==> flow/design.v (excerpt) <==
module comp_mult_top #(
parameter NO_MULT   = 4     ,  
parameter APB_BADDR = 0     ,  
parameter SYS_AW    = 16    ,  
parameter REG_DW    = 16       
)(
input                    clk         ,  
input                    rst_n       ,  
input      [ SYS_AW-1:0] apb_paddr   ,  
input                    apb_psel    ,  
input                    apb_penable ,  
input                    apb_pwrite  ,  
input      [REG_DW -1:0] apb_pwdata  ,  
output                   apb_pready  ,  
output reg [REG_DW -1:0] apb_prdata  ,  
output reg               apb_pslverr ,  
output reg               mem_ce      ,  
output reg               mem_we      ,  
output reg [SYS_AW -1:0] mem_addr    ,  
output reg [     8 -1:0] mem_wr_data ,  
input      [     8 -1:0] mem_rd_data    
);
Size: roughly 180 flip-flops, about 89 I/O pins, about 0.023 mm² of cells after synthesis.
==> flow/config.mk <==
export PLATFORM = sky130hd
export DESIGN_NAME = comp_mult_top
export DESIGN_NICKNAME = comp_mult_top
export VERILOG_FILES = /design/flow/design.v
export SDC_FILE = /design/flow/constraint.sdc
export NUM_CORES = 4
export LEC_CHECK = 0
export ABC_AREA = 1
export CAP_MARGIN = 25
export CORE_ASPECT_RATIO = 1.42
export CORE_MARGIN = 8
export CORE_UTILIZATION = 72
export CTS_CLUSTER_DIAMETER = 227
export CTS_CLUSTER_SIZE = 98
export GPL_ROUTABILITY_DRIVEN = 0
export GPL_TIMING_DRIVEN = 1
export HOLD_SLACK_MARGIN = 0.19
export PLACE_DENSITY_LB_ADDON = 0.3
export SLEW_MARGIN = 20
export TNS_END_PERCENT = 20
==> flow/constraint.sdc <==
create_clock -name core_clock -period 9.98 [get_ports {clk}]
set_input_delay 1.9960 -clock core_clock [delete_from_list [all_inputs] [get_ports {clk}]]
set_output_delay 1.9960 -clock core_clock [all_outputs]
set_load 0.01 [all_outputs]
run.sh (not shown) runs the stock make flow with config.mk's settings and CLKGATE_MAP_FILE=.
Rerun with:
- CAP_MARGIN: 25 -> 10
- CELL_PAD_IN_SITES_DETAIL_PLACEMENT: not set -> 1
- CORE_ASPECT_RATIO: 1.42 -> not set
- CORE_MARGIN: 8 -> 7
- CORE_UTILIZATION: 72 -> 41
- CTS_CLUSTER_DIAMETER: 227 -> not set
- CTS_CLUSTER_SIZE: 98 -> 40
- GPL_ROUTABILITY_DRIVEN: 0 -> 1
- MAX_ROUTING_LAYER: not set -> met5
- PLACE_DENSITY_LB_ADDON: 0.3 -> 0.17
- SETUP_SLACK_MARGIN: not set -> 0.67
- TNS_END_PERCENT: 20 -> not set
=> Clock skew rose by 3.2 ps. Sequential power hardly moves. Synthesized cell count is unchanged. Power rose by a few percent. Utilization fell by 33 points. Maximum frequency hardly moves. Via count fell by a few percent. Die size rose by well over a third.

========
comp_mult_top again, from the RTL that the note above started with.
## comp_mult_top
module comp_mult_top #(
parameter NO_MULT   = 4     ,  
parameter APB_BADDR = 0     ,  
parameter SYS_AW    = 16    ,  
parameter REG_DW    = 16       
)(
input                    clk         ,  
input                    rst_n       ,  
input      [ SYS_AW-1:0] apb_paddr   ,  
input                    apb_psel    ,  
input                    apb_penable ,  
input                    apb_pwrite  ,  
input      [REG_DW -1:0] apb_pwdata  ,  
output                   apb_pready  ,  
output reg [REG_DW -1:0] apb_prdata  ,  
output reg               apb_pslverr ,  
output reg               mem_ce      ,  
output reg               mem_we      ,  
output reg [SYS_AW -1:0] mem_addr    ,  
output reg [     8 -1:0] mem_wr_data ,  
input      [     8 -1:0] mem_rd_data    
);
Settings: LEC_CHECK=0, ABC_AREA=1, CAP_MARGIN=25, CORE_MARGIN=2, CORE_UTILIZATION=71, CTS_CLUSTER_SIZE=40, GPL_ROUTABILITY_DRIVEN=0, GPL_TIMING_DRIVEN=1, HOLD_SLACK_MARGIN=0.19, PLACE_DENSITY_LB_ADDON=0.07, SETUP_SLACK_MARGIN=0.67, SLEW_MARGIN=20; clock period 9.01 ns.
Edit:
Settings changed: CAP_MARGIN 25 to 15, CORE_UTILIZATION 71 to 72, CTS_CLUSTER_DIAMETER set to 235, HOLD_SLACK_MARGIN 0.19 to -0.05, PLACE_DENSITY_LB_ADDON 0.07 to unset, SETUP_SLACK_MARGIN 0.67 to 1.18.
Clock period 9.01 ns to 4.86 ns, I/O delays scaled along.
After rerunning: Now the flow ended with an error in 5_1_grt, error GRT-0116. Area after synthesis does not change. Die area is lower by 1.4%. Synthesized cell count stays the same.
Edit:
Settings changed: ABC_AREA 1 to unset, CAP_MARGIN 15 to 20, CORE_UTILIZATION 72 to 40, CTS_CLUSTER_DIAMETER 235 to unset, CTS_CLUSTER_SIZE 40 to unset, GPL_ROUTABILITY_DRIVEN 0 to unset, GPL_TIMING_DRIVEN 1 to unset, HOLD_SLACK_MARGIN -0.05 to unset, SETUP_SLACK_MARGIN 1.18 to unset.
Clock period 4.86 ns to 11.4 ns, I/O delays scaled along.
After rerunning:
- This time the run passed the timing, DRC and antenna checks
- synthesized cell count decreases by 26%
- synthesized area fell by 7.7%
- die size climbs by 64%
Edit:
Settings changed: CORE_UTILIZATION 40 to 66, CTS_CLUSTER_SIZE set to 36, HOLD_SLACK_MARGIN set to 0.29, SETUP_SLACK_MARGIN set to 1.24.
Clock period 11.4 ns to 8.58 ns, I/O delays scaled along.
Clock power increases by well over a third; setup slack degrades by 0.52 ns; final cell count fell by a few percent; total power goes up by well over a third; utilization climbs by 33 points; sequential power is higher by a quarter to a third; non-clock buffer count is higher by 90; clock-buffer cell count falls by 1.
Edit:
Settings changed: CORE_UTILIZATION 66 to 72, CTS_CLUSTER_SIZE 36 to unset, HOLD_SLACK_MARGIN 0.29 to unset, PLACE_DENSITY_LB_ADDON set to 0.25, SETUP_SLACK_MARGIN 1.24 to unset.
Clock period 8.58 ns to 7.27 ns, I/O delays scaled along.
The changed run finished but failed the layout checks on setup timing.
Global-route usage increases by 5.4 points.
Worst setup slack got worse by 1.5 ns.
Die size decreases by a little under a tenth.
Via count climbs by a little under a tenth.
Critical path depth does not change.
Final area went up by a few percent.
Register-to-register slack gets worse by 1.4 ns.
Synthesized cell count stays the same.
Count of clock-buffer cells in the layout is unchanged.
Sequential share of layout area falls by 0.69 points.
Total power is higher by a quarter to a third.
Edit:
Settings changed: CORE_UTILIZATION 72 to 40, PLACE_DENSITY_LB_ADDON 0.25 to unset.
Clock period 7.27 ns to 9.39 ns, I/O delays scaled along.
Outcome:
- The changed run completed without violations
- synthesized area stays the same
- count of clock-buffer cells in the layout stays the same
- core utilization came out lower by 42 points
- die size came out higher by 78%
- setup slack improved by 1.3 ns
Power figures rest on the tool's default switching activity, not on a simulated workload.
